$ cat flow/design.v
`timescale 1ns / 1ps
module Multiplier_25 (
    input  wire               clk,
    input  wire signed [24:0] a,
    input  wire signed [24:0] b,
    output wire signed [49:0] p
);
reg signed [24:0] a_r, b_r;
reg signed [49:0] p_1, p_2, p_3;
always @(posedge clk) begin
    a_r <= a;
    b_r <= b;
    p_1 <= a_r * b_r;
    p_2 <= p_1;
    p_3 <= p_2;
end
assign p = p_3;
endmodule
`timescale 1ns / 1ps
module Power_Spec_Cal(
           input wire clk,
           input wire rst,
           input wire dv,
           input wire [9:0] xk_index,
           input wire [24:0] fft_data_out_re,
           input wire [24:0] fft_data_out_im,
           output reg [49:0] Power_Spec,		 
           output reg data_valid,				 
           output reg dv_FFT					 
       );
reg signed [24:0] fftout_re_d;
reg signed [24:0] fftout_im_d;
wire signed [49:0] re_square;
wire signed [49:0] im_square;
reg [0:2] dv_reg;
always @(posedge clk or posedge rst)
begin : PipelineRegister_process
    if (rst == 1'b1) begin
        fftout_re_d <= 25'sb0;
        fftout_im_d <= 25'sb0;
    end
    else begin
        fftout_re_d <= fft_data_out_re;
        fftout_im_d <= fft_data_out_im;
    end
end
Multiplier_25 Multiplier_RE (
                  .clk(clk),  
                  .a(fftout_re_d),  
                  .b(fftout_re_d),  
                  .p(re_square)  
              );
Multiplier_25 Multiplier_IM (
                  .clk(clk),  
                  .a(fftout_im_d),  
                  .b(fftout_im_d),  
                  .p(im_square)  
              );
always @(posedge clk or posedge rst)
begin
    if(rst == 1)
        Power_Spec <= 0;
    else
        Power_Spec <= re_square + im_square;
end
always @(posedge clk or posedge rst)
begin
    if(rst == 1)
        data_valid <= 0;
    else
        data_valid <= dv_reg[1];
end
always @(posedge clk or posedge rst)
begin
    if(rst == 1)
    begin
        dv_reg[0] <= 0;
        dv_reg[1] <= 0;
        dv_reg[2] <= 0;
    end
    else
    begin
        dv_reg[0] <= (dv & xk_index[9]);	 
        dv_reg[1] <= dv_reg[0];
        dv_reg[2] <= dv_reg[1];
    end
end
always @(posedge clk or posedge rst)
begin
    if(rst == 1)
    begin
        dv_FFT <= 0;
    end
    else
    begin
        dv_FFT <= dv;
    end
end
endmodule
$ cat flow/run.sh
#!/bin/bash
# the make line also repeats each setting of config.mk as NAME=value (left out here)
make -C /OpenROAD-flow-scripts/flow DESIGN_CONFIG=/design/flow/config.mk WORK_HOME=/design/flow/orfs CLKGATE_MAP_FILE= finish
$ cat flow/config.mk
export PLATFORM = sky130hd
export DESIGN_NAME = Power_Spec_Cal
export DESIGN_NICKNAME = Power_Spec_Cal
export VERILOG_FILES = /design/flow/design.v
export SDC_FILE = /design/flow/constraint.sdc
export NUM_CORES = 4
export LEC_CHECK = 0
export ABC_AREA = 1
export CAP_MARGIN = 10
export CELL_PAD_IN_SITES_DETAIL_PLACEMENT = 2
export CELL_PAD_IN_SITES_GLOBAL_PLACEMENT = 0
export CORE_ASPECT_RATIO = 0.53
export CORE_MARGIN = 6
export CORE_UTILIZATION = 69
export CTS_CLUSTER_DIAMETER = 285
export CTS_CLUSTER_SIZE = 27
export GPL_ROUTABILITY_DRIVEN = 0
export GPL_TIMING_DRIVEN = 0
export MAX_ROUTING_LAYER = met5
export MIN_ROUTING_LAYER = met1
export PLACE_DENSITY = 0.42
export SETUP_SLACK_MARGIN = 3.29
export SLEW_MARGIN = 15
export TNS_END_PERCENT = 30
$ cat flow/constraint.sdc
create_clock -name core_clock -period 11.1 [get_ports {clk}]
set_input_delay 2.2200 -clock core_clock [delete_from_list [all_inputs] [get_ports {clk}]]
set_output_delay 2.2200 -clock core_clock [all_outputs]
set_load 0.01 [all_outputs]
==> results of run 1 <==
==> stage by stage <==
stage | std cells | hold slack (ns) | setup slack, ns | cell area (um2)
global placement | 7840 | 0.3105 | 2.372 | 59630
floorplan | 6643 | 0.3096 | 4.649 | 57210
==> flow_results.xml, run 1 <==
<?xml version="1.0" encoding="UTF-8"?>
<metrics>
  <group name="synth">
    <metric name="yosysTopAreaCellShare" unit="%">42.45</metric>
    <metric name="xor_area_share" unit="%">1.852</metric>
    <metric name="synth-seq-area-share" unit="%">16.59</metric>
    <metric name="ys.flop_type" unit="">dfxtp_1</metric>
    <metric name="synth.distinct_cells" unit="">35</metric>
    <metric name="ys_seq_elements" unit="">448</metric>
    <metric name="count_of_library_flops_with_an_enable_pin" unit="">0</metric>
    <metric name="top_logic_kind" unit="">adder cells</metric>
    <metric name="ys_cells" unit="">6643</metric>
    <metric name="syn_inst" unit="">6643</metric>
    <metric name="yosys.area_share.aoi" unit="%">2.850</metric>
    <metric name="syn-mean-instance-area" unit="um2">8.612</metric>
    <metric name="top_cell" unit="">inv_1</metric>
    <metric name="net_count_synth" unit="">8272</metric>
    <metric name="arithmetic_cell_share_of_the_synthesized_area_counting_full_adders_half_adders_and_majority_gates" unit="%">50.17</metric>
    <metric name="yosys-stat-area" unit="mm2">0.05721</metric>
    <metric name="synth_top_cell_by_area" unit="">fa_1</metric>
    <metric name="mappedNetlistArea" unit="mm2">0.05721</metric>
    <metric name="yosys.area_share.simple" unit="%">14.26</metric>
    <metric name="yosysWarnings" unit="">2</metric>
    <metric name="synthMuxAreaShare" unit="%">0</metric>
    <metric name="yosys-top-cells-count" unit="">2022 x inv_1, 1489 x nand2_1, 1213 x fa_1, 353 x ha_1, 344 x dfxtp_1</metric>
    <metric name="synth.area.top_cells" unit="">fa_1 42%, inv_1 13%, dfxtp_1 12%</metric>
    <metric name="synth_async_sr_flop_share" unit="%">23.21</metric>
  </group>
  <group name="run_status">
    <metric name="stop_stage" unit="">detailed placement</metric>
    <metric name="toolErrorMsg" unit="">Error: detail_place.tcl, 38 bad optional access</metric>
    <metric name="outcome" unit="">did not finish</metric>
  </group>
  <group name="floorplan">
    <metric name="boundaryPins" unit="">115</metric>
    <metric name="rows" unit="">76</metric>
    <metric name="die.size.y" unit="um">221.6</metric>
    <metric name="floorplan.core_area" unit="mm2">0.08159</metric>
    <metric name="die_width" unit="um">407.5</metric>
    <metric name="chip_area" unit="mm2">0.09032</metric>
    <metric name="floorplan.initialDensity" unit="%">70.12</metric>
  </group>
  <group name="place">
    <metric name="port_buffers" unit="">105</metric>
  </group>
</metrics>
==> run 2: changes to the inputs <==
ABC_AREA = unset   (was 1)
CAP_MARGIN = 20   (was 10)
CELL_PAD_IN_SITES_DETAIL_PLACEMENT = unset   (was 2)
CELL_PAD_IN_SITES_GLOBAL_PLACEMENT = unset   (was 0)
CORE_ASPECT_RATIO = unset   (was 0.53)
CORE_MARGIN = 2   (was 6)
CORE_UTILIZATION = 72   (was 69)
CTS_CLUSTER_DIAMETER = unset   (was 285)
CTS_CLUSTER_SIZE = unset   (was 27)
GPL_ROUTABILITY_DRIVEN = unset   (was 0)
GPL_TIMING_DRIVEN = unset   (was 0)
MAX_ROUTING_LAYER = unset   (was met5)
MIN_ROUTING_LAYER = unset   (was met1)
PLACE_DENSITY = 0.65   (was 0.42)
SETUP_SLACK_MARGIN = -0.44   (was 3.29)
SLEW_MARGIN = 20   (was 15)
TNS_END_PERCENT = unset   (was 30)
clock period = 6.26 ns   (was 11.1 ns; I/O delays follow)
==> run 2 against run 1 <==
Now fails the layout checks on setup timing. Die area decreased by 17%. Area after synthesis fell by 8.3%. Synthesized cell count is 25% lower.
==> flow_results.xml, run 2 <==
<?xml version="1.0" encoding="UTF-8"?>
<metrics>
  <group name="run_status">
    <metric name="outcome" unit="">failed layout checks</metric>
    <metric name="layout.failed_checks" unit="">setup timing</metric>
  </group>
  <group name="timing">
    <metric name="worst_pin_slew" unit="ns">0.7534</metric>
    <metric name="post-route-min-period" unit="ns">6.998</metric>
    <metric name="finalMaxSlewViolations" unit="">0</metric>
    <metric name="min_period_over_period" unit="%">111.8</metric>
    <metric name="max-slew-margin-rel" unit="%">49.77</metric>
    <metric name="maxClockFrequency" unit="MHz">142.9</metric>
    <metric name="grt_setup_unrepaired" unit="">yes</metric>
    <metric name="finClkSkew" unit="ns">0.02294</metric>
    <metric name="timing_hold_violations_final" unit="">0</metric>
    <metric name="tns" unit="ns">-19.20</metric>
    <metric name="final-setup-viol-count" unit="">53</metric>
    <metric name="final.setup.worst_slack" unit="ns">-0.7381</metric>
  </group>
  <group name="place">
    <metric name="place_congestion" unit="">0.9338</metric>
    <metric name="port_buffers" unit="">105</metric>
    <metric name="place_hpwl" unit="um">101100</metric>
    <metric name="dp_worst_setup_slack" unit="ns">-0.8968</metric>
  </group>
  <group name="finish">
    <metric name="layout.core_utilization" unit="%">88.22</metric>
    <metric name="areaGrowthSynthToFinish" unit="%">22.01</metric>
    <metric name="fin_nets" unit="">7480</metric>
    <metric name="fillerInstances" unit="">3492</metric>
  </group>
  <group name="drt">
    <metric name="drc" unit="">0</metric>
    <metric name="detailedRoute.firstIterationViolations" unit="">2237</metric>
    <metric name="totalWireLength" unit="um">133500</metric>
    <metric name="wl_per_cell" unit="um">19.50</metric>
    <metric name="route.vias.total" unit="">37580</metric>
    <metric name="viasPerCell" unit="">5.489</metric>
    <metric name="detail_route.first_pass.iterations" unit="">6</metric>
    <metric name="antenna_violating_nets_post_route" unit="">0</metric>
  </group>
  <group name="setup_path">
    <metric name="critical_path.max_stage_delay" unit="ns">0.61</metric>
    <metric name="worst-endpoint-required" unit="ns">6.73</metric>
    <metric name="r2r_cells" unit="">25</metric>
    <metric name="worstPathMaxFanout" unit="">5</metric>
    <metric name="cp_top_family" unit="">adder cells</metric>
    <metric name="regToRegEndpoint" unit="">Multiplier_RE.p_1[48]</metric>
    <metric name="cp_slowest_cell" unit="">fa_1</metric>
    <metric name="critical_path.reg2reg.startpoint" unit="">Multiplier_RE.a_r[9]</metric>
    <metric name="critPathCaptureType" unit="">register</metric>
    <metric name="crit_cells" unit="">25</metric>
    <metric name="startpoint_type" unit="">register</metric>
    <metric name="ff2ff_setup_slack" unit="ns">-0.74</metric>
    <metric name="worstSetupStartpoint" unit="">Multiplier_RE.a_r[9]</metric>
    <metric name="worst-endpoint-arrival" unit="ns">7.47</metric>
    <metric name="cp-endpoint" unit="">Multiplier_RE.p_1[48]</metric>
    <metric name="worstPathBufferInverterCount" unit="">6</metric>
    <metric name="critical_path_class" unit="">reg2reg</metric>
    <metric name="critical-path-top-cell-by-count" unit="">fa_1</metric>
  </group>
  <group name="global_routing">
    <metric name="grt_overflow" unit="">0</metric>
    <metric name="global_route_wire_length_before_repair" unit="um">207100</metric>
    <metric name="first_global_vias" unit="">42370</metric>
    <metric name="grt_max_degree" unit="">68</metric>
    <metric name="globalRouteTotalUtil" unit="%">35.96</metric>
    <metric name="grt_antenna_before_repair" unit="">2</metric>
  </group>
  <group name="run">
    <metric name="warnings" unit="">54</metric>
    <metric name="maxcap_viol_count" unit="">0</metric>
  </group>
  <group name="clocking">
    <metric name="clock.latency.late_pin" unit="ns">0.60</metric>
    <metric name="worst_setup_hold_path_clk_slew" unit="ns">0.08</metric>
    <metric name="total_clock_buffers_created_by_cts" unit="">45</metric>
    <metric name="ctsHtreeMaxLevel" unit="">2</metric>
    <metric name="numClockSinks" unit="">448</metric>
    <metric name="post_cts_hold_buffer_count" unit="">0</metric>
    <metric name="cts-root-to-sink-buffers" unit="">3</metric>
    <metric name="root_buffer" unit="">clkbuf_16</metric>
    <metric name="tritoncts" unit="">built</metric>
  </group>
  <group name="floorplan">
    <metric name="die.size.y" unit="um">274</metric>
    <metric name="chip_area" unit="mm2">0.07508</metric>
    <metric name="rows" unit="">99</metric>
    <metric name="die_width" unit="um">274</metric>
    <metric name="floorplan.core_area" unit="mm2">0.07259</metric>
    <metric name="floorplan.initialDensity" unit="%">72.31</metric>
    <metric name="boundaryPins" unit="">115</metric>
  </group>
  <group name="synth">
    <metric name="synth_async_sr_flop_share" unit="%">23.21</metric>
    <metric name="ys_seq_elements" unit="">448</metric>
    <metric name="synthMuxAreaShare" unit="%">0.1406</metric>
    <metric name="ys.flop_type" unit="">dfxtp_1</metric>
    <metric name="net_count_synth" unit="">6642</metric>
    <metric name="top_cell" unit="">inv_1</metric>
    <metric name="yosys.area_share.simple" unit="%">8.513</metric>
    <metric name="yosysWarnings" unit="">2</metric>
    <metric name="syn_inst" unit="">5013</metric>
    <metric name="yosys.area_share.aoi" unit="%">4.841</metric>
    <metric name="arithmetic_cell_share_of_the_synthesized_area_counting_full_adders_half_adders_and_majority_gates" unit="%">54.68</metric>
    <metric name="ys_cells" unit="">5013</metric>
    <metric name="syn-mean-instance-area" unit="um2">10.47</metric>
    <metric name="synth.area.top_cells" unit="">fa_1 46%, dfxtp_1 13%, inv_1 10%</metric>
    <metric name="mappedNetlistArea" unit="mm2">0.05249</metric>
    <metric name="synth_top_cell_by_area" unit="">fa_1</metric>
    <metric name="yosysTopAreaCellShare" unit="%">46.26</metric>
    <metric name="synth.distinct_cells" unit="">83</metric>
    <metric name="count_of_library_flops_with_an_enable_pin" unit="">0</metric>
    <metric name="yosys-top-cells-count" unit="">1404 x inv_1, 1213 x fa_1, 401 x nand2_1, 353 x ha_1, 344 x dfxtp_1</metric>
    <metric name="synth-seq-area-share" unit="%">18.08</metric>
    <metric name="xor_area_share" unit="%">2.820</metric>
    <metric name="yosys-stat-area" unit="mm2">0.05249</metric>
    <metric name="top_logic_kind" unit="">adder cells</metric>
  </group>
  <group name="hold_path">
    <metric name="hold_end" unit="">Multiplier_RE.p_3[30]</metric>
    <metric name="hold_path.startpoint" unit="">Multiplier_RE.p_2[30]</metric>
    <metric name="timing.hold.worst_path_depth" unit="">0</metric>
    <metric name="worst_hold_path_type" unit="">reg2reg</metric>
  </group>
</metrics>
run 2: stage by stage:
step / cell area [um2] / hold WS [ns] / instances
5_1_grt: 64040 / 0.3164 / 6845
4_1_cts: 62800 / 0.3089 / 6804
3_5_place_dp: 60130 / 0.3121 / 6678
2_1_floorplan: 52580 / 0.3096 / 5013
6_report: 64040 / 0.2997 / 6846
3_3_place_gp: 60130 / 0.3103 / 6678
run 2: area by class of cell:
type                    count  area (um2)  area share, %
repair buffers            915        7751          12.10
well taps                 959        1200          1.874
clock inverters            26       264.0         0.4123
multi-input cells        3037       38620          60.31
flip-flops and latches    448        9635          15.05
clock buffers              56        1281          2.001
diodes                      1       2.502       0.003908
inverters                1404        5283          8.249
run 2: timing repair:
item                       in CTS  in global routing
cloned                          3                  2
pin swaps                     125                206
setup endpoints to repair      33                 42
hold endpoints to repair        0                  0
gates resized                 229                247
buffers inserted               80                 88
run 2: metal layers:
layer	share of wire, %	GRT usage [%]	up-vias
li1	-	-	16290
met2	52	63.54	1542
met5	0	0	-
met3	6.5	5.981	672
met1	35	42.36	19080
met4	6.6	18.81	0
==> run 3: changes to the inputs <==
ABC_AREA = 0   (was unset)
CELL_PAD_IN_SITES_DETAIL_PLACEMENT = 1   (was unset)
CORE_ASPECT_RATIO = 0.71   (was unset)
CORE_MARGIN = 10   (was 2)
CORE_UTILIZATION = 40   (was 72)
CTS_CLUSTER_DIAMETER = 45   (was unset)
MAX_ROUTING_LAYER = met4   (was unset)
PLACE_DENSITY = unset   (was 0.65)
SETUP_SLACK_MARGIN = unset   (was -0.44)
SLEW_MARGIN = 25   (was 20)
clock period = 8.0 ns   (was 6.26 ns; I/O delays follow)
==> run 3 against run 2 <==
Fmax decreased by 9.0%. Now clean on timing, DRC and antenna. Clock skew increased by 0.014 ns. Highest routed layer unchanged.
==> flow_results.xml, run 3 <==
<?xml version="1.0" encoding="UTF-8"?>
<metrics>
  <group name="drt">
    <metric name="totalWireLength" unit="um">134400</metric>
    <metric name="detailedRoute.firstIterationViolations" unit="">1429</metric>
    <metric name="detail_route.first_pass.iterations" unit="">5</metric>
    <metric name="antenna_violating_nets_post_route" unit="">0</metric>
    <metric name="wl_per_cell" unit="um">19.19</metric>
    <metric name="route.vias.total" unit="">33590</metric>
    <metric name="drc" unit="">0</metric>
    <metric name="viasPerCell" unit="">4.798</metric>
  </group>
  <group name="synth">
    <metric name="net_count_synth" unit="">6642</metric>
    <metric name="count_of_library_flops_with_an_enable_pin" unit="">0</metric>
    <metric name="yosysWarnings" unit="">2</metric>
    <metric name="syn-mean-instance-area" unit="um2">10.47</metric>
    <metric name="synthMuxAreaShare" unit="%">0.1406</metric>
    <metric name="arithmetic_cell_share_of_the_synthesized_area_counting_full_adders_half_adders_and_majority_gates" unit="%">54.68</metric>
    <metric name="ys.flop_type" unit="">dfxtp_1</metric>
    <metric name="synth-seq-area-share" unit="%">18.08</metric>
    <metric name="yosys-top-cells-count" unit="">1404 x inv_1, 1213 x fa_1, 401 x nand2_1, 353 x ha_1, 344 x dfxtp_1</metric>
    <metric name="ys_seq_elements" unit="">448</metric>
    <metric name="top_cell" unit="">inv_1</metric>
    <metric name="synth.area.top_cells" unit="">fa_1 46%, dfxtp_1 13%, inv_1 10%</metric>
    <metric name="mappedNetlistArea" unit="mm2">0.05249</metric>
    <metric name="top_logic_kind" unit="">adder cells</metric>
    <metric name="synth_async_sr_flop_share" unit="%">23.21</metric>
    <metric name="ys_cells" unit="">5013</metric>
    <metric name="syn_inst" unit="">5013</metric>
    <metric name="yosys.area_share.aoi" unit="%">4.841</metric>
    <metric name="yosys.area_share.simple" unit="%">8.513</metric>
    <metric name="yosysTopAreaCellShare" unit="%">46.26</metric>
    <metric name="synth_top_cell_by_area" unit="">fa_1</metric>
    <metric name="synth.distinct_cells" unit="">83</metric>
    <metric name="xor_area_share" unit="%">2.820</metric>
    <metric name="yosys-stat-area" unit="mm2">0.05249</metric>
  </group>
  <group name="setup_path">
    <metric name="cp-endpoint" unit="">Multiplier_RE.p_1[47]</metric>
    <metric name="crit_cells" unit="">23</metric>
    <metric name="r2r_cells" unit="">23</metric>
    <metric name="cp_top_family" unit="">adder cells</metric>
    <metric name="worstPathMaxFanout" unit="">9</metric>
    <metric name="crit_path_cell_trace" unit="">and2_1 -&gt; fa_1 -&gt; fa_1 -&gt; inv_1 -&gt; fa_1 -&gt; fa_1 -&gt; inv_1 -&gt; fa_1 -&gt; fa_1 -&gt; inv_1 -&gt; fa_1 -&gt; inv_1 -&gt; ha_1 -&gt; a21oi_1 -&gt; o21ai_0 -&gt; a221o_1 -&gt; a21o_1 -&gt; a21oi_1 -&gt; o21ai_2 -&gt; a211oi_2 -&gt; o21ai_1 -&gt; nor4b_1 -&gt; a211o_1</metric>
    <metric name="critical_path.reg2reg.startpoint" unit="">Multiplier_RE.a_r[2]</metric>
    <metric name="ff2ff_setup_slack" unit="ns">0.31</metric>
    <metric name="critical_path_class" unit="">reg2reg</metric>
    <metric name="critical_path.max_stage_delay" unit="ns">0.67</metric>
    <metric name="worst-endpoint-required" unit="ns">8.56</metric>
    <metric name="regToRegEndpoint" unit="">Multiplier_RE.p_1[47]</metric>
    <metric name="startpoint_type" unit="">register</metric>
    <metric name="worst-endpoint-arrival" unit="ns">8.26</metric>
    <metric name="cp_slowest_cell" unit="">dfxtp_1</metric>
    <metric name="worstSetupStartpoint" unit="">Multiplier_RE.a_r[2]</metric>
    <metric name="critPathCaptureType" unit="">register</metric>
    <metric name="critical-path-top-cell-by-count" unit="">fa_1</metric>
    <metric name="worstPathBufferInverterCount" unit="">4</metric>
  </group>
  <group name="global_routing">
    <metric name="first_global_vias" unit="">40130</metric>
    <metric name="global_route_wire_length_before_repair" unit="um">219900</metric>
    <metric name="grt_overflow" unit="">0</metric>
    <metric name="grt_max_degree" unit="">61</metric>
    <metric name="globalRouteTotalUtil" unit="%">19.49</metric>
    <metric name="grt_antenna_before_repair" unit="">4</metric>
  </group>
  <group name="timing">
    <metric name="worst_pin_slew" unit="ns">0.8841</metric>
    <metric name="max-slew-margin-rel" unit="%">40.89</metric>
    <metric name="grt_setup_unrepaired" unit="">no</metric>
    <metric name="final-setup-viol-count" unit="">0</metric>
    <metric name="min_period_over_period" unit="%">96.15</metric>
    <metric name="post-route-min-period" unit="ns">7.692</metric>
    <metric name="tns" unit="ns">0</metric>
    <metric name="finalMaxSlewViolations" unit="">0</metric>
    <metric name="finClkSkew" unit="ns">0.03656</metric>
    <metric name="maxClockFrequency" unit="MHz">130.0</metric>
    <metric name="timing_hold_violations_final" unit="">0</metric>
  </group>
  <group name="floorplan">
    <metric name="die_width" unit="um">449.9</metric>
    <metric name="floorplan.core_area" unit="mm2">0.1297</metric>
    <metric name="floorplan.initialDensity" unit="%">40.46</metric>
    <metric name="chip_area" unit="mm2">0.1463</metric>
    <metric name="boundaryPins" unit="">115</metric>
    <metric name="die.size.y" unit="um">325.2</metric>
    <metric name="rows" unit="">111</metric>
  </group>
  <group name="clocking">
    <metric name="worst_setup_hold_path_clk_slew" unit="ns">0.06</metric>
    <metric name="cts-root-to-sink-buffers" unit="">3</metric>
    <metric name="post_cts_hold_buffer_count" unit="">0</metric>
    <metric name="root_buffer" unit="">clkbuf_16</metric>
    <metric name="total_clock_buffers_created_by_cts" unit="">54</metric>
    <metric name="clock.latency.late_pin" unit="ns">0.65</metric>
    <metric name="ctsHtreeMaxLevel" unit="">2</metric>
    <metric name="numClockSinks" unit="">448</metric>
    <metric name="tritoncts" unit="">built</metric>
  </group>
  <group name="run">
    <metric name="warnings" unit="">50</metric>
    <metric name="maxcap_viol_count" unit="">0</metric>
  </group>
  <group name="finish">
    <metric name="areaGrowthSynthToFinish" unit="%">11.18</metric>
    <metric name="fin_nets" unit="">6830</metric>
    <metric name="final_cell_count_no_fill" unit="">7001</metric>
  </group>
  <group name="run_status">
    <metric name="outcome" unit="">no timing/DRC/antenna violations</metric>
  </group>
  <group name="place">
    <metric name="port_buffers" unit="">105</metric>
    <metric name="place_congestion" unit="">0.9233</metric>
    <metric name="place_hpwl" unit="um">114900</metric>
    <metric name="place_inst" unit="">6896</metric>
  </group>
  <group name="hold_path">
    <metric name="hold_end" unit="">Multiplier_IM.p_2[44]</metric>
    <metric name="timing.hold.worst_path_depth" unit="">0</metric>
    <metric name="hold_path.startpoint" unit="">Multiplier_IM.p_1[44]</metric>
    <metric name="worst_hold_path_type" unit="">reg2reg</metric>
  </group>
</metrics>
==> run 3: layer usage <==
layer | track usage, % | wire length [um] | vias to the layer above | part of all wire [%]
met5 | - | 0 | - | 0
met1 | 25.28 | 58360 | 17800 | 43
li1 | - | - | 14960 | -
met4 | 5.103 | 3788 | 0 | 2.8
met2 | 31.39 | 64460 | 644 | 48
met3 | 3.725 | 7777 | 179 | 5.8
==> run 3: cell type report <==
class	instances	area, um2
Clock buffer	73	1546
Antenna cell	4	10.01
Timing Repair Buffer	256	2235
Tap cell	1751	2191
Fill cell	14340	71360
Sequential cell	448	9504
Multi-Input combinational cell	3037	37280
Inverter	1404	5275
Clock inverter	28	317.8
==> run 3: metrics by stage <==
| stage | util (%) | cell area (um2) | worst slack [ns] | hold WS, ns |
|---|---|---|---|---|
| floorplan | - | 52490 | 0.9231 | 0.3096 |
| global placement | 43.52 | 56450 | 0.2080 | 0.3107 |
| detailed placement | 43.52 | 56450 | 0.09037 | 0.3132 |
| CTS | 44.96 | 58320 | 0.02601 | 0.3105 |
| global route | 44.98 | 58350 | 0.01469 | 0.3185 |
| finish | 44.99 | 58360 | 0.3081 | 0.3093 |
==> run 3: repair_timing <==
| action | in CTS | in global routing |
|---|---|---|
| endpoints found under the setup margin | 0 | 16 |
| gates resized | 0 | 15 |
| buffers inserted | 0 | 0 |
==> run 4: changes to the inputs <==
ABC_AREA = unset   (was 0)
CELL_PAD_IN_SITES_DETAIL_PLACEMENT = 2   (was 1)
CELL_PAD_IN_SITES_GLOBAL_PLACEMENT = 3   (was unset)
CORE_ASPECT_RATIO = 0.63   (was 0.71)
CORE_MARGIN = 2   (was 10)
CORE_UTILIZATION = 34   (was 40)
CTS_CLUSTER_DIAMETER = 64   (was 45)
GPL_ROUTABILITY_DRIVEN = 0   (was unset)
GPL_TIMING_DRIVEN = 0   (was unset)
HOLD_SLACK_MARGIN = 0.18   (was unset)
MAX_ROUTING_LAYER = met5   (was met4)
PLACE_DENSITY = 0.63   (was unset)
SLEW_MARGIN = 35   (was 25)
TNS_END_PERCENT = 70   (was unset)
==> run 4 against run 3 <==
Worst setup slack worse by 0.044 ns. Via count is 0.48% higher. Sequential share of layout area hardly changed. First-iteration DRC count rose by 22%. Final cell count increased by 4.0%. Design area increased by 0.66%. Critical path depth increased by 2. Die area up 7.7%. Flip-flop count did not move. Critical path type unchanged. Critical endpoint is now Multiplier_IM.p_1[47]. Largest cell class unchanged.
==> flow_results.xml, run 4 <==
<?xml version="1.0" encoding="UTF-8"?>
<metrics>
  <group name="synth">
    <metric name="syn-mean-instance-area" unit="um2">10.47</metric>
    <metric name="synth_top_cell_by_area" unit="">fa_1</metric>
    <metric name="syn_inst" unit="">5013</metric>
    <metric name="yosysWarnings" unit="">2</metric>
    <metric name="ys_seq_elements" unit="">448</metric>
    <metric name="ys.flop_type" unit="">dfxtp_1</metric>
    <metric name="mappedNetlistArea" unit="mm2">0.05249</metric>
    <metric name="count_of_library_flops_with_an_enable_pin" unit="">0</metric>
    <metric name="synth_async_sr_flop_share" unit="%">23.21</metric>
    <metric name="synthMuxAreaShare" unit="%">0.1406</metric>
    <metric name="net_count_synth" unit="">6642</metric>
    <metric name="yosys-stat-area" unit="mm2">0.05249</metric>
    <metric name="yosys-top-cells-count" unit="">1404 x inv_1, 1213 x fa_1, 401 x nand2_1, 353 x ha_1, 344 x dfxtp_1</metric>
    <metric name="arithmetic_cell_share_of_the_synthesized_area_counting_full_adders_half_adders_and_majority_gates" unit="%">54.68</metric>
    <metric name="yosys.area_share.simple" unit="%">8.513</metric>
    <metric name="synth.area.top_cells" unit="">fa_1 46%, dfxtp_1 13%, inv_1 10%</metric>
    <metric name="top_logic_kind" unit="">adder cells</metric>
    <metric name="yosys.area_share.aoi" unit="%">4.841</metric>
    <metric name="ys_cells" unit="">5013</metric>
    <metric name="top_cell" unit="">inv_1</metric>
    <metric name="xor_area_share" unit="%">2.820</metric>
    <metric name="synth-seq-area-share" unit="%">18.08</metric>
    <metric name="yosysTopAreaCellShare" unit="%">46.26</metric>
    <metric name="synth.distinct_cells" unit="">83</metric>
  </group>
  <group name="global_routing">
    <metric name="grt_overflow" unit="">0</metric>
    <metric name="globalRouteTotalUtil" unit="%">22.86</metric>
    <metric name="grt_max_degree" unit="">57</metric>
    <metric name="first_global_vias" unit="">39570</metric>
    <metric name="global_route_wire_length_before_repair" unit="um">260900</metric>
    <metric name="grt_antenna_before_repair" unit="">33</metric>
  </group>
  <group name="setup_path">
    <metric name="worstPathMaxFanout" unit="">10</metric>
    <metric name="startpoint_type" unit="">register</metric>
    <metric name="critical_path.reg2reg.startpoint" unit="">Multiplier_IM.a_r[17]</metric>
    <metric name="r2r_cells" unit="">25</metric>
    <metric name="ff2ff_setup_slack" unit="ns">0.26</metric>
    <metric name="worst-endpoint-arrival" unit="ns">8.27</metric>
    <metric name="cp_top_family" unit="">adder cells</metric>
    <metric name="critical-path-top-cell-by-count" unit="">fa_1</metric>
    <metric name="cp_slowest_cell" unit="">dfxtp_1</metric>
    <metric name="crit_cells" unit="">25</metric>
    <metric name="critical_path_class" unit="">reg2reg</metric>
    <metric name="critical_path.max_stage_delay" unit="ns">0.56</metric>
    <metric name="critPathCaptureType" unit="">register</metric>
    <metric name="worstSetupStartpoint" unit="">Multiplier_IM.a_r[17]</metric>
    <metric name="cp-endpoint" unit="">Multiplier_IM.p_1[47]</metric>
    <metric name="worstPathBufferInverterCount" unit="">6</metric>
    <metric name="regToRegEndpoint" unit="">Multiplier_IM.p_1[47]</metric>
    <metric name="worst-endpoint-required" unit="ns">8.53</metric>
  </group>
  <group name="finish">
    <metric name="areaGrowthSynthToFinish" unit="%">11.91</metric>
    <metric name="fin_nets" unit="">6833</metric>
  </group>
  <group name="drt">
    <metric name="viasPerCell" unit="">4.634</metric>
    <metric name="antenna_violating_nets_post_route" unit="">0</metric>
    <metric name="totalWireLength" unit="um">173100</metric>
    <metric name="detail_route.first_pass.iterations" unit="">5</metric>
    <metric name="detailedRoute.firstIterationViolations" unit="">1746</metric>
    <metric name="wl_per_cell" unit="um">23.77</metric>
    <metric name="route.vias.total" unit="">33750</metric>
    <metric name="drc" unit="">0</metric>
  </group>
  <group name="clocking">
    <metric name="ctsHtreeMaxLevel" unit="">2</metric>
    <metric name="total_clock_buffers_created_by_cts" unit="">49</metric>
    <metric name="root_buffer" unit="">clkbuf_16</metric>
    <metric name="post_cts_hold_buffer_count" unit="">0</metric>
    <metric name="cts-root-to-sink-buffers" unit="">3</metric>
    <metric name="numClockSinks" unit="">448</metric>
    <metric name="worst_setup_hold_path_clk_slew" unit="ns">0.06</metric>
    <metric name="clock.latency.late_pin" unit="ns">0.66</metric>
    <metric name="tritoncts" unit="">built</metric>
  </group>
  <group name="floorplan">
    <metric name="die_width" unit="um">499.0</metric>
    <metric name="boundaryPins" unit="">115</metric>
    <metric name="floorplan.initialDensity" unit="%">34.23</metric>
    <metric name="chip_area" unit="mm2">0.1576</metric>
    <metric name="die.size.y" unit="um">315.9</metric>
    <metric name="rows" unit="">114</metric>
    <metric name="floorplan.core_area" unit="mm2">0.1533</metric>
  </group>
  <group name="place">
    <metric name="place_hpwl" unit="um">148800</metric>
    <metric name="port_buffers" unit="">105</metric>
  </group>
  <group name="timing">
    <metric name="finalMaxSlewViolations" unit="">0</metric>
    <metric name="timing_hold_violations_final" unit="">0</metric>
    <metric name="post-route-min-period" unit="ns">7.736</metric>
    <metric name="worst_pin_slew" unit="ns">0.8504</metric>
    <metric name="max-slew-margin-rel" unit="%">43.31</metric>
    <metric name="finClkSkew" unit="ns">0.02139</metric>
    <metric name="tns" unit="ns">0</metric>
    <metric name="min_period_over_period" unit="%">96.70</metric>
    <metric name="final-setup-viol-count" unit="">0</metric>
    <metric name="grt_setup_unrepaired" unit="">yes</metric>
    <metric name="maxClockFrequency" unit="MHz">129.3</metric>
  </group>
  <group name="hold_path">
    <metric name="worst_hold_path_type" unit="">reg2reg</metric>
    <metric name="hold_end" unit="">Multiplier_RE.p_3[24]</metric>
    <metric name="timing.hold.worst_path_depth" unit="">0</metric>
    <metric name="hold_path.startpoint" unit="">Multiplier_RE.p_2[24]</metric>
  </group>
  <group name="run">
    <metric name="warnings" unit="">52</metric>
    <metric name="maxcap_viol_count" unit="">0</metric>
  </group>
  <group name="run_status">
    <metric name="outcome" unit="">no timing/DRC/antenna violations</metric>
  </group>
</metrics>
run 4: repair_timing:
| item | in CTS | in global routing |
|---|---|---|
| gates resized | 138 | 188 |
| setup buffers | 9 | 23 |
| pin swaps | 3 | 2 |
| setup endpoints to repair | 50 | 23 |
| endpoints found under the hold margin | 0 | 0 |
run 4: layout make-up:
class                   count  area (um2)
repair buffers            143        1388
fillers                 16230       94590
inverters                1404        5319
flip-flops and latches    448        9595
diodes                     11       27.53
clock buffers              65        1358
clock inverters            25       244.0
multi-input cells        3037       37420
plain buffers             121       854.6
well taps                2030        2540
run 4: metal layers:
layer / wire length [um] / track usage (%)
met5: 0 / 0
met1: 88860 / 35.80
met2: 69840 / 32.45
met3: 11490 / 4.866
met4: 2944 / 3.868
run 4: through the flow:
| stage | hold slack [ns] | cell area [um2] | cells | utilization (%) | worst slack [ns] |
|---|---|---|---|---|---|
| after floorplan | 0.3096 | 52490 | 5013 | - | 0.9231 |
| after global placement | 0.3111 | 56080 | 7148 | 36.57 | -2.130 |
| after detailed placement | 0.3132 | 56260 | 7154 | 36.69 | -1.824 |
| after CTS | 0.3176 | 58230 | 7250 | 37.97 | 0.001537 |
| after global routing | 0.3267 | 58720 | 7274 | 38.29 | -0.02760 |
| final | 0.3204 | 58740 | 7284 | 38.31 | 0.2641 |
==> run 5: changes to the inputs <==
ABC_AREA = 0   (was unset)
CAP_MARGIN = 10   (was 20)
CELL_PAD_IN_SITES_DETAIL_PLACEMENT = unset   (was 2)
CELL_PAD_IN_SITES_GLOBAL_PLACEMENT = 0   (was 3)
CORE_ASPECT_RATIO = 0.72   (was 0.63)
CORE_UTILIZATION = 72   (was 34)
CTS_CLUSTER_DIAMETER = 359   (was 64)
CTS_CLUSTER_SIZE = 27   (was unset)
GPL_ROUTABILITY_DRIVEN = unset   (was 0)
GPL_TIMING_DRIVEN = unset   (was 0)
HOLD_SLACK_MARGIN = unset   (was 0.18)
PLACE_DENSITY = 0.65   (was 0.63)
TNS_END_PERCENT = 30   (was 70)
clock period = 8.8 ns   (was 8.0 ns; I/O delays follow)
==> run 5 against run 4 <==
Via count is 3.9% lower. Register-to-register slack better by 0.66 ns. Hold slack worse by 0.029 ns. Die area is 52% lower. First-iteration DRC count is 19% higher. Final cell count is 16% lower. Worst setup slack better by 0.66 ns. Flip-flop count stayed put. Clock-buffer cell count is 32 lower. Global-route usage is 8.4 points higher. Sequential share of layout area is 0.74 points higher. Critical path type unchanged. Critical endpoint is now Multiplier_IM.p_1[48].
==> flow_results.xml, run 5 <==
<?xml version="1.0" encoding="UTF-8"?>
<metrics>
  <group name="clocking">
    <metric name="ctsHtreeMaxLevel" unit="">1</metric>
    <metric name="worst_setup_hold_path_clk_slew" unit="ns">0.12</metric>
    <metric name="post_cts_hold_buffer_count" unit="">0</metric>
    <metric name="total_clock_buffers_created_by_cts" unit="">20</metric>
    <metric name="tritoncts" unit="">built</metric>
    <metric name="cts_repair_resize_count" unit="">0</metric>
    <metric name="post_cts_setup_repair_buffer_count" unit="">0</metric>
    <metric name="numClockSinks" unit="">448</metric>
    <metric name="cts-root-to-sink-buffers" unit="">3</metric>
    <metric name="clock.latency.late_pin" unit="ns">0.59</metric>
    <metric name="root_buffer" unit="">clkbuf_16</metric>
  </group>
  <group name="timing">
    <metric name="max-slew-margin-rel" unit="%">48.68</metric>
    <metric name="grt_setup_unrepaired" unit="">no</metric>
    <metric name="worst_pin_slew" unit="ns">0.7687</metric>
    <metric name="min_period_over_period" unit="%">89.45</metric>
    <metric name="finalMaxSlewViolations" unit="">0</metric>
    <metric name="maxClockFrequency" unit="MHz">127.0</metric>
    <metric name="tns" unit="ns">0</metric>
    <metric name="final-setup-viol-count" unit="">0</metric>
    <metric name="finClkSkew" unit="ns">0.04333</metric>
    <metric name="timing_hold_violations_final" unit="">0</metric>
    <metric name="worst_hold_slack" unit="ns">0.2914</metric>
    <metric name="post-route-min-period" unit="ns">7.871</metric>
  </group>
  <group name="setup_path">
    <metric name="cp-endpoint" unit="">Multiplier_IM.p_1[48]</metric>
    <metric name="critical-path-top-cell-by-count" unit="">fa_1</metric>
    <metric name="ff2ff_setup_slack" unit="ns">0.93</metric>
    <metric name="cp_slowest_cell" unit="">dfxtp_1</metric>
    <metric name="regToRegEndpoint" unit="">Multiplier_IM.p_1[48]</metric>
    <metric name="crit_cells" unit="">24</metric>
    <metric name="worstPathMaxFanout" unit="">9</metric>
    <metric name="worstSetupStartpoint" unit="">Multiplier_IM.a_r[11]</metric>
    <metric name="critPathCaptureType" unit="">register</metric>
    <metric name="critical_path_class" unit="">reg2reg</metric>
    <metric name="crit_path_cell_trace" unit="">inv_1 -&gt; nor2_1 -&gt; fa_1 -&gt; fa_1 -&gt; inv_1 -&gt; fa_1 -&gt; inv_1 -&gt; fa_1 -&gt; ha_1 -&gt; fa_1 -&gt; inv_1 -&gt; fa_1 -&gt; inv_1 -&gt; ha_1 -&gt; a21oi_1 -&gt; o21a_1 -&gt; o211ai_1 -&gt; a211o_1 -&gt; a21o_1 -&gt; a31oi_1 -&gt; nor2_1 -&gt; a31oi_1 -&gt; mux2_1 -&gt; nor3_1</metric>
    <metric name="critical_path.reg2reg.startpoint" unit="">Multiplier_IM.a_r[11]</metric>
    <metric name="worst-endpoint-arrival" unit="ns">8.36</metric>
    <metric name="worstPathBufferInverterCount" unit="">5</metric>
    <metric name="critical_path.max_stage_delay" unit="ns">0.77</metric>
    <metric name="startpoint_type" unit="">register</metric>
    <metric name="cp_top_family" unit="">adder cells</metric>
    <metric name="worst-endpoint-required" unit="ns">9.29</metric>
    <metric name="r2r_cells" unit="">24</metric>
  </group>
  <group name="synth">
    <metric name="ys.flop_type" unit="">dfxtp_1</metric>
    <metric name="ys_seq_elements" unit="">448</metric>
    <metric name="arithmetic_cell_share_of_the_synthesized_area_counting_full_adders_half_adders_and_majority_gates" unit="%">54.68</metric>
    <metric name="xor_area_share" unit="%">2.820</metric>
    <metric name="yosys.area_share.simple" unit="%">8.513</metric>
    <metric name="synth_top_cell_by_area" unit="">fa_1</metric>
    <metric name="synth_async_sr_flop_share" unit="%">23.21</metric>
    <metric name="mappedNetlistArea" unit="mm2">0.05249</metric>
    <metric name="count_of_library_flops_with_an_enable_pin" unit="">0</metric>
    <metric name="yosysWarnings" unit="">2</metric>
    <metric name="syn-mean-instance-area" unit="um2">10.47</metric>
    <metric name="yosys.area_share.aoi" unit="%">4.841</metric>
    <metric name="synth.distinct_cells" unit="">83</metric>
    <metric name="top_cell" unit="">inv_1</metric>
    <metric name="synth.area.top_cells" unit="">fa_1 46%, dfxtp_1 13%, inv_1 10%</metric>
    <metric name="yosys-stat-area" unit="mm2">0.05249</metric>
    <metric name="synthMuxAreaShare" unit="%">0.1406</metric>
    <metric name="syn_inst" unit="">5013</metric>
    <metric name="yosysTopAreaCellShare" unit="%">46.26</metric>
    <metric name="synth-seq-area-share" unit="%">18.08</metric>
    <metric name="yosys-top-cells-count" unit="">1404 x inv_1, 1213 x fa_1, 401 x nand2_1, 353 x ha_1, 344 x dfxtp_1</metric>
    <metric name="ys_cells" unit="">5013</metric>
    <metric name="net_count_synth" unit="">6642</metric>
    <metric name="top_logic_kind" unit="">adder cells</metric>
  </group>
  <group name="place">
    <metric name="place_hpwl" unit="um">92770</metric>
    <metric name="port_buffers" unit="">105</metric>
    <metric name="place_congestion" unit="">0.9187</metric>
  </group>
  <group name="drt">
    <metric name="detail_route.antenna_diodes" unit="">0</metric>
    <metric name="viasPerCell" unit="">5.324</metric>
    <metric name="route.vias.total" unit="">32440</metric>
    <metric name="totalWireLength" unit="um">108000</metric>
    <metric name="detail_route.first_pass.iterations" unit="">6</metric>
    <metric name="antenna_violating_nets_post_route" unit="">0</metric>
    <metric name="drc" unit="">0</metric>
    <metric name="wl_per_cell" unit="um">17.73</metric>
    <metric name="detailedRoute.firstIterationViolations" unit="">2070</metric>
  </group>
  <group name="finish">
    <metric name="fillerInstances" unit="">4892</metric>
    <metric name="areaGrowthSynthToFinish" unit="%">5.871</metric>
    <metric name="fin_nets" unit="">6733</metric>
  </group>
  <group name="hold_path">
    <metric name="hold_end" unit="">Multiplier_RE.p_2[30]</metric>
    <metric name="hold_path.startpoint" unit="">Multiplier_RE.p_1[30]</metric>
    <metric name="worst_hold_path_type" unit="">reg2reg</metric>
    <metric name="timing.hold.worst_path_depth" unit="">0</metric>
  </group>
  <group name="global_routing">
    <metric name="grt_max_degree" unit="">58</metric>
    <metric name="grt_antenna_before_repair" unit="">1</metric>
    <metric name="grt_overflow" unit="">0</metric>
    <metric name="first_global_vias" unit="">35730</metric>
    <metric name="global_route_wire_length_before_repair" unit="um">182300</metric>
    <metric name="globalRouteTotalUtil" unit="%">31.26</metric>
  </group>
  <group name="floorplan">
    <metric name="floorplan.initialDensity" unit="%">73.14</metric>
    <metric name="die.size.y" unit="um">233.1</metric>
    <metric name="die_width" unit="um">322.2</metric>
    <metric name="chip_area" unit="mm2">0.07510</metric>
    <metric name="rows" unit="">83</metric>
    <metric name="floorplan.core_area" unit="mm2">0.07176</metric>
    <metric name="boundaryPins" unit="">115</metric>
  </group>
  <group name="run">
    <metric name="warnings" unit="">52</metric>
    <metric name="maxcap_viol_count" unit="">0</metric>
  </group>
  <group name="run_status">
    <metric name="outcome" unit="">no timing/DRC/antenna violations</metric>
  </group>
</metrics>
## run 5: metrics by stage
stage          cell area, um2  worst slack (ns)  utilization [%]  std cells
6_report                55570            0.9288            77.44       6094
5_1_grt                 55570            0.4911            77.44       6094
4_1_cts                 55570            0.9770            77.44       6094
3_5_place_dp            54990             1.065            76.63       6059
3_3_place_gp            54990             1.132            76.63       6059
2_1_floorplan           52490             1.723                -       5013
## run 5: layer usage
layer  vias up  global-route usage, %  share of wire, %
met5         -                      0                 0
met4         0                  5.082               1.6
met3       132                  6.771               8.6
met2       977                  48.69                45
met1     16580                  46.63                44
li1      14750                      -                 -
## run 5: cell type report
class / count / area (um2) / area share [%]
Clock inverter: 2 / 32.53 / 0.05854
Clock buffer: 33 / 549.3 / 0.9885
Sequential cell: 448 / 9490 / 17.08
Multi-Input combinational cell: 3037 / 37260 / 67.06
Timing Repair Buffer: 193 / 1737 / 3.125
Tap cell: 977 / 1222 / 2.200
Inverter: 1404 / 5275 / 9.493
==> run 6: changes to the inputs <==
CTS_CLUSTER_DIAMETER = 30   (was 359)
CTS_CLUSTER_SIZE = 71   (was 27)
PLACE_DENSITY = unset   (was 0.65)
SETUP_SLACK_MARGIN = -0.38   (was unset)
clock period = 5.75 ns   (was 8.8 ns; I/O delays follow)
==> run 6 against run 5 <==
Now fails the layout checks on setup timing. Global-route usage up 8.1 points. Highest routed layer is now met5. Critical endpoint is now Multiplier_IM.p_1[47]. Sequential share of layout area fell by 2.4 points. Worst setup slack got worse by 2.4 ns. Critical path depth up 1. Die area unchanged.
==> flow_results.xml, run 6 <==
<?xml version="1.0" encoding="UTF-8"?>
<metrics>
  <group name="setup_path">
    <metric name="worstSetupStartpoint" unit="">Multiplier_IM.a_r[6]</metric>
    <metric name="critical-path-top-cell-by-count" unit="">fa_1</metric>
    <metric name="cp_slowest_cell" unit="">fa_1</metric>
    <metric name="regToRegEndpoint" unit="">Multiplier_IM.p_1[47]</metric>
    <metric name="r2r_cells" unit="">25</metric>
    <metric name="worstPathBufferInverterCount" unit="">6</metric>
    <metric name="worstPathMaxFanout" unit="">5</metric>
    <metric name="critical_path.reg2reg.startpoint" unit="">Multiplier_IM.a_r[6]</metric>
    <metric name="critical_path_class" unit="">reg2reg</metric>
    <metric name="worst-endpoint-arrival" unit="ns">7.72</metric>
    <metric name="cp-endpoint" unit="">Multiplier_IM.p_1[47]</metric>
    <metric name="critical_path.max_stage_delay" unit="ns">0.70</metric>
    <metric name="startpoint_type" unit="">register</metric>
    <metric name="ff2ff_setup_slack" unit="ns">-1.44</metric>
    <metric name="critPathCaptureType" unit="">register</metric>
    <metric name="worst-endpoint-required" unit="ns">6.28</metric>
    <metric name="cp_top_family" unit="">adder cells</metric>
    <metric name="crit_cells" unit="">25</metric>
  </group>
  <group name="global_routing">
    <metric name="globalRouteTotalUtil" unit="%">39.35</metric>
    <metric name="grt_max_degree" unit="">71</metric>
    <metric name="global_route_wire_length_before_repair" unit="um">225100</metric>
    <metric name="grt_overflow" unit="">0</metric>
    <metric name="first_global_vias" unit="">44010</metric>
    <metric name="grt_antenna_before_repair" unit="">4</metric>
  </group>
  <group name="clocking">
    <metric name="numClockSinks" unit="">448</metric>
    <metric name="cts-root-to-sink-buffers" unit="">3</metric>
    <metric name="ctsHtreeMaxLevel" unit="">2</metric>
    <metric name="total_clock_buffers_created_by_cts" unit="">57</metric>
    <metric name="worst_setup_hold_path_clk_slew" unit="ns">0.08</metric>
    <metric name="root_buffer" unit="">clkbuf_16</metric>
    <metric name="tritoncts" unit="">built</metric>
    <metric name="clock.latency.late_pin" unit="ns">0.71</metric>
  </group>
  <group name="synth">
    <metric name="yosys-top-cells-count" unit="">1404 x inv_1, 1213 x fa_1, 401 x nand2_1, 353 x ha_1, 344 x dfxtp_1</metric>
    <metric name="yosys.area_share.simple" unit="%">8.513</metric>
    <metric name="synth_async_sr_flop_share" unit="%">23.21</metric>
    <metric name="synthMuxAreaShare" unit="%">0.1406</metric>
    <metric name="syn-mean-instance-area" unit="um2">10.47</metric>
    <metric name="ys.flop_type" unit="">dfxtp_1</metric>
    <metric name="synth_top_cell_by_area" unit="">fa_1</metric>
    <metric name="net_count_synth" unit="">6642</metric>
    <metric name="top_logic_kind" unit="">adder cells</metric>
    <metric name="yosysTopAreaCellShare" unit="%">46.26</metric>
    <metric name="yosys-stat-area" unit="mm2">0.05249</metric>
    <metric name="mappedNetlistArea" unit="mm2">0.05249</metric>
    <metric name="arithmetic_cell_share_of_the_synthesized_area_counting_full_adders_half_adders_and_majority_gates" unit="%">54.68</metric>
    <metric name="synth.distinct_cells" unit="">83</metric>
    <metric name="ys_cells" unit="">5013</metric>
    <metric name="yosys.area_share.aoi" unit="%">4.841</metric>
    <metric name="yosysWarnings" unit="">2</metric>
    <metric name="synth-seq-area-share" unit="%">18.08</metric>
    <metric name="top_cell" unit="">inv_1</metric>
    <metric name="synth.area.top_cells" unit="">fa_1 46%, dfxtp_1 13%, inv_1 10%</metric>
    <metric name="syn_inst" unit="">5013</metric>
    <metric name="ys_seq_elements" unit="">448</metric>
    <metric name="count_of_library_flops_with_an_enable_pin" unit="">0</metric>
    <metric name="xor_area_share" unit="%">2.820</metric>
  </group>
  <group name="timing">
    <metric name="worst_pin_slew" unit="ns">0.7349</metric>
    <metric name="final.setup.worst_slack" unit="ns">-1.440</metric>
    <metric name="post-route-min-period" unit="ns">7.190</metric>
    <metric name="finalMaxSlewViolations" unit="">0</metric>
    <metric name="tns" unit="ns">-57.68</metric>
    <metric name="finClkSkew" unit="ns">0.05564</metric>
    <metric name="final-setup-viol-count" unit="">66</metric>
    <metric name="timing_hold_violations_final" unit="">0</metric>
    <metric name="min_period_over_period" unit="%">125.0</metric>
    <metric name="grt_setup_unrepaired" unit="">yes</metric>
    <metric name="maxClockFrequency" unit="MHz">139.1</metric>
    <metric name="max-slew-margin-rel" unit="%">51.01</metric>
  </group>
  <group name="drt">
    <metric name="detail_route.first_pass.iterations" unit="">6</metric>
    <metric name="totalWireLength" unit="um">148900</metric>
    <metric name="detailedRoute.firstIterationViolations" unit="">3407</metric>
    <metric name="drc" unit="">0</metric>
    <metric name="route.vias.total" unit="">39280</metric>
    <metric name="viasPerCell" unit="">5.641</metric>
    <metric name="antenna_violating_nets_post_route" unit="">0</metric>
    <metric name="wl_per_cell" unit="um">21.39</metric>
  </group>
  <group name="floorplan">
    <metric name="die.size.y" unit="um">233.1</metric>
    <metric name="floorplan.core_area" unit="mm2">0.07176</metric>
    <metric name="chip_area" unit="mm2">0.07510</metric>
    <metric name="die_width" unit="um">322.2</metric>
    <metric name="boundaryPins" unit="">115</metric>
    <metric name="floorplan.initialDensity" unit="%">73.14</metric>
    <metric name="rows" unit="">83</metric>
  </group>
  <group name="run_status">
    <metric name="layout.failed_checks" unit="">setup timing</metric>
    <metric name="outcome" unit="">failed layout checks</metric>
  </group>
  <group name="finish">
    <metric name="seq_area" unit="mm2">0.009637</metric>
    <metric name="areaGrowthSynthToFinish" unit="%">24.70</metric>
    <metric name="multi_input_comb_area" unit="mm2">0.03878</metric>
    <metric name="fin_nets" unit="">7564</metric>
    <metric name="fillerInstances" unit="">2831</metric>
  </group>
  <group name="run">
    <metric name="maxcap_viol_count" unit="">0</metric>
    <metric name="warnings" unit="">55</metric>
  </group>
  <group name="place">
    <metric name="dp_worst_setup_slack" unit="ns">-1.313</metric>
    <metric name="port_buffers" unit="">105</metric>
    <metric name="place_hpwl" unit="um">103100</metric>
    <metric name="place_congestion" unit="">0.9454</metric>
  </group>
  <group name="hold_path">
    <metric name="timing.hold.worst_path_depth" unit="">0</metric>
    <metric name="hold_path.startpoint" unit="">Multiplier_IM.p_2[18]</metric>
    <metric name="worst_hold_path_type" unit="">reg2reg</metric>
    <metric name="hold_end" unit="">Multiplier_IM.p_3[18]</metric>
  </group>
</metrics>
[run 6: timing repair]
action	4_1_cts	5_1_grt
pin swaps	130	139
endpoints found under the hold margin	0	0
hold buffers	0	0
resized	203	151
endpoints found under the setup margin	56	59
gates cloned	1	1
buffers inserted	78	34
[run 6: area by class of cell]
class,count,area share [%]
Clock buffer,64,2.284
Multi-Input combinational cell,3037,59.25
Clock inverter,43,0.9138
Inverter,1404,8.096
Tap cell,977,1.868
Antenna cell,3,0.01147
Sequential cell,448,14.72
Timing Repair Buffer,987,12.85
[run 6: stage by stage]
| step | hold slack (ns) | util [%] | std cells | instance area, um2 |
|---|---|---|---|---|
| finish | 0.2850 | 91.21 | 6963 | 65450 |
| global route | 0.2942 | 91.20 | 6961 | 65450 |
| CTS | 0.2858 | 90.15 | 6929 | 64690 |
| detailed placement | 0.3121 | 85.24 | 6745 | 61170 |
| global placement | 0.3110 | 85.24 | 6745 | 61170 |
| floorplan | 0.3096 | - | 5013 | 53860 |
[run 6: layer usage]
layer / vias to the layer above / share of wire (%) / GRT usage (%)
li1: 16440 / - / -
met2: 2188 / 49 / 66.73
met5: - / 0.018 / 0
met3: 734 / 9.7 / 8.427
met1: 19910 / 35 / 49.16
met4: 4 / 5.7 / 17.49
==> run 7: changes to the inputs <==
ABC_AREA = 1   (was 0)
CAP_MARGIN = 20   (was 10)
CELL_PAD_IN_SITES_GLOBAL_PLACEMENT = unset   (was 0)
CORE_ASPECT_RATIO = 0.89   (was 0.72)
CTS_CLUSTER_DIAMETER = 234   (was 30)
CTS_CLUSTER_SIZE = 33   (was 71)
MAX_ROUTING_LAYER = unset   (was met5)
PLACE_DENSITY = 0.63   (was unset)
SLEW_MARGIN = 20   (was 35)
TNS_END_PERCENT = unset   (was 30)
clock period = 5.14 ns   (was 5.75 ns; I/O delays follow)
==> run 7 against run 6 <==
The run now fails in global routing. Die area up 8.8%. Area after synthesis rose by 9.0%. Synthesized cell count increased by 33%.
==> flow_results.xml, run 7 <==
<?xml version="1.0" encoding="UTF-8"?>
<metrics>
  <group name="run_status">
    <metric name="outcome" unit="">did not finish</metric>
    <metric name="stop_stage" unit="">global routing</metric>
    <metric name="toolErrorMsg" unit="">[ERROR GRT-0232] Routing congestion too high. Check the congestion heatmap in the GUI.</metric>
  </group>
  <group name="synth">
    <metric name="top_logic_kind" unit="">adder cells</metric>
    <metric name="xor_area_share" unit="%">1.852</metric>
    <metric name="ys.flop_type" unit="">dfxtp_1</metric>
    <metric name="synthMuxAreaShare" unit="%">0</metric>
    <metric name="synth.distinct_cells" unit="">35</metric>
    <metric name="mappedNetlistArea" unit="mm2">0.05721</metric>
    <metric name="syn-mean-instance-area" unit="um2">8.612</metric>
    <metric name="synth-seq-area-share" unit="%">16.59</metric>
    <metric name="yosysTopAreaCellShare" unit="%">42.45</metric>
    <metric name="yosys-top-cells-count" unit="">2022 x inv_1, 1489 x nand2_1, 1213 x fa_1, 353 x ha_1, 344 x dfxtp_1</metric>
    <metric name="yosys-stat-area" unit="mm2">0.05721</metric>
    <metric name="arithmetic_cell_share_of_the_synthesized_area_counting_full_adders_half_adders_and_majority_gates" unit="%">50.17</metric>
    <metric name="synth_top_cell_by_area" unit="">fa_1</metric>
    <metric name="count_of_library_flops_with_an_enable_pin" unit="">0</metric>
    <metric name="ys_seq_elements" unit="">448</metric>
    <metric name="synth_async_sr_flop_share" unit="%">23.21</metric>
    <metric name="net_count_synth" unit="">8272</metric>
    <metric name="yosys.area_share.aoi" unit="%">2.850</metric>
    <metric name="yosysWarnings" unit="">2</metric>
    <metric name="ys_cells" unit="">6643</metric>
    <metric name="syn_inst" unit="">6643</metric>
    <metric name="yosys.area_share.simple" unit="%">14.26</metric>
    <metric name="synth.area.top_cells" unit="">fa_1 42%, inv_1 13%, dfxtp_1 12%</metric>
    <metric name="top_cell" unit="">inv_1</metric>
  </group>
  <group name="global_routing">
    <metric name="globalRouteTotalUtil" unit="%">86.40</metric>
    <metric name="grt_overflow" unit="">1266</metric>
  </group>
  <group name="floorplan">
    <metric name="floorplan.initialDensity" unit="%">72.74</metric>
    <metric name="floorplan.core_area" unit="mm2">0.07865</metric>
    <metric name="boundaryPins" unit="">115</metric>
    <metric name="die_width" unit="um">302.8</metric>
    <metric name="chip_area" unit="mm2">0.08173</metric>
    <metric name="die.size.y" unit="um">269.9</metric>
    <metric name="rows" unit="">97</metric>
  </group>
  <group name="clocking">
    <metric name="root_buffer" unit="">clkbuf_16</metric>
    <metric name="post_cts_hold_buffer_count" unit="">0</metric>
    <metric name="cts-root-to-sink-buffers" unit="">3</metric>
    <metric name="total_clock_buffers_created_by_cts" unit="">17</metric>
    <metric name="ctsHtreeMaxLevel" unit="">1</metric>
    <metric name="numClockSinks" unit="">448</metric>
  </group>
  <group name="place">
    <metric name="place_congestion" unit="">1.003</metric>
    <metric name="place_hpwl" unit="um">146600</metric>
    <metric name="port_buffers" unit="">105</metric>
  </group>
</metrics>
-- run 7: timing repair --
action                     4_1_cts
cloned                           1
pin swaps                      212
buffers inserted               105
hold endpoints to repair         0
gates resized                  554
setup endpoints to repair       77
-- run 7: metal layers --
layer,GRT usage (%),GRT overflow
met5,40.00,10
met4,86.89,418
met3,75.51,36
met2,99.69,786
met1,85.73,16
-- run 7: metrics by stage --
stage                     hold WS (ns)  instances  area (um2)  setup WS (ns)
after detailed placement        0.3121       8340       66230         -1.290
after CTS                       0.2942       8460       69280         -1.038
after global placement          0.3096       8340       66230         -1.141
after floorplan                 0.3096       6643       59370        -0.6041
==> run 8: changes to the inputs <==
CAP_MARGIN = 10   (was 20)
CELL_PAD_IN_SITES_DETAIL_PLACEMENT = 2   (was unset)
CELL_PAD_IN_SITES_GLOBAL_PLACEMENT = 0   (was unset)
CORE_ASPECT_RATIO = 0.84   (was 0.89)
CORE_MARGIN = 6   (was 2)
CORE_UTILIZATION = 69   (was 72)
CTS_CLUSTER_DIAMETER = 285   (was 234)
CTS_CLUSTER_SIZE = 98   (was 33)
GPL_ROUTABILITY_DRIVEN = 0   (was unset)
GPL_TIMING_DRIVEN = 0   (was unset)
MAX_ROUTING_LAYER = met5   (was unset)
MIN_ROUTING_LAYER = met1   (was unset)
PLACE_DENSITY = unset   (was 0.63)
SETUP_SLACK_MARGIN = 3.29   (was -0.38)
SLEW_MARGIN = 25   (was 20)
TNS_END_PERCENT = 30   (was unset)
clock period = 11.1 ns   (was 5.14 ns; I/O delays follow)
==> run 8 against run 7 <==
The run fails in detailed placement. Area after synthesis unchanged. Die area increased by 10%. Synthesized cell count unchanged.
==> flow_results.xml, run 8 <==
<?xml version="1.0" encoding="UTF-8"?>
<metrics>
  <group name="synth">
    <metric name="synth_async_sr_flop_share" unit="%">23.21</metric>
    <metric name="synth.area.top_cells" unit="">fa_1 42%, inv_1 13%, dfxtp_1 12%</metric>
    <metric name="yosys-stat-area" unit="mm2">0.05721</metric>
    <metric name="synth-seq-area-share" unit="%">16.59</metric>
    <metric name="ys_cells" unit="">6643</metric>
    <metric name="syn-mean-instance-area" unit="um2">8.612</metric>
    <metric name="yosysWarnings" unit="">2</metric>
    <metric name="top_cell" unit="">inv_1</metric>
    <metric name="yosysTopAreaCellShare" unit="%">42.45</metric>
    <metric name="syn_inst" unit="">6643</metric>
    <metric name="synthMuxAreaShare" unit="%">0</metric>
    <metric name="yosys.area_share.aoi" unit="%">2.850</metric>
    <metric name="net_count_synth" unit="">8272</metric>
    <metric name="mappedNetlistArea" unit="mm2">0.05721</metric>
    <metric name="arithmetic_cell_share_of_the_synthesized_area_counting_full_adders_half_adders_and_majority_gates" unit="%">50.17</metric>
    <metric name="ys_seq_elements" unit="">448</metric>
    <metric name="synth.distinct_cells" unit="">35</metric>
    <metric name="synth_top_cell_by_area" unit="">fa_1</metric>
    <metric name="yosys.area_share.simple" unit="%">14.26</metric>
    <metric name="xor_area_share" unit="%">1.852</metric>
    <metric name="count_of_library_flops_with_an_enable_pin" unit="">0</metric>
    <metric name="top_logic_kind" unit="">adder cells</metric>
    <metric name="yosys-top-cells-count" unit="">2022 x inv_1, 1489 x nand2_1, 1213 x fa_1, 353 x ha_1, 344 x dfxtp_1</metric>
    <metric name="ys.flop_type" unit="">dfxtp_1</metric>
  </group>
  <group name="floorplan">
    <metric name="boundaryPins" unit="">115</metric>
    <metric name="chip_area" unit="mm2">0.08999</metric>
    <metric name="rows" unit="">96</metric>
    <metric name="floorplan.core_area" unit="mm2">0.08192</metric>
    <metric name="die_width" unit="um">326.2</metric>
    <metric name="die.size.y" unit="um">275.9</metric>
    <metric name="floorplan.initialDensity" unit="%">69.84</metric>
  </group>
  <group name="run_status">
    <metric name="stop_stage" unit="">detailed placement</metric>
    <metric name="outcome" unit="">did not finish</metric>
    <metric name="toolErrorMsg" unit="">Error: detail_place.tcl, 38 bad optional access</metric>
  </group>
  <group name="place">
    <metric name="port_buffers" unit="">105</metric>
  </group>
</metrics>
[run 8: per-stage QoR]
| step | setup WS (ns) | hold slack [ns] | cell area [um2] | std cells |
|---|---|---|---|---|
| 2_1_floorplan | 4.649 | 0.3096 | 57210 | 6643 |
| 3_3_place_gp | 2.582 | 0.3104 | 59610 | 7826 |
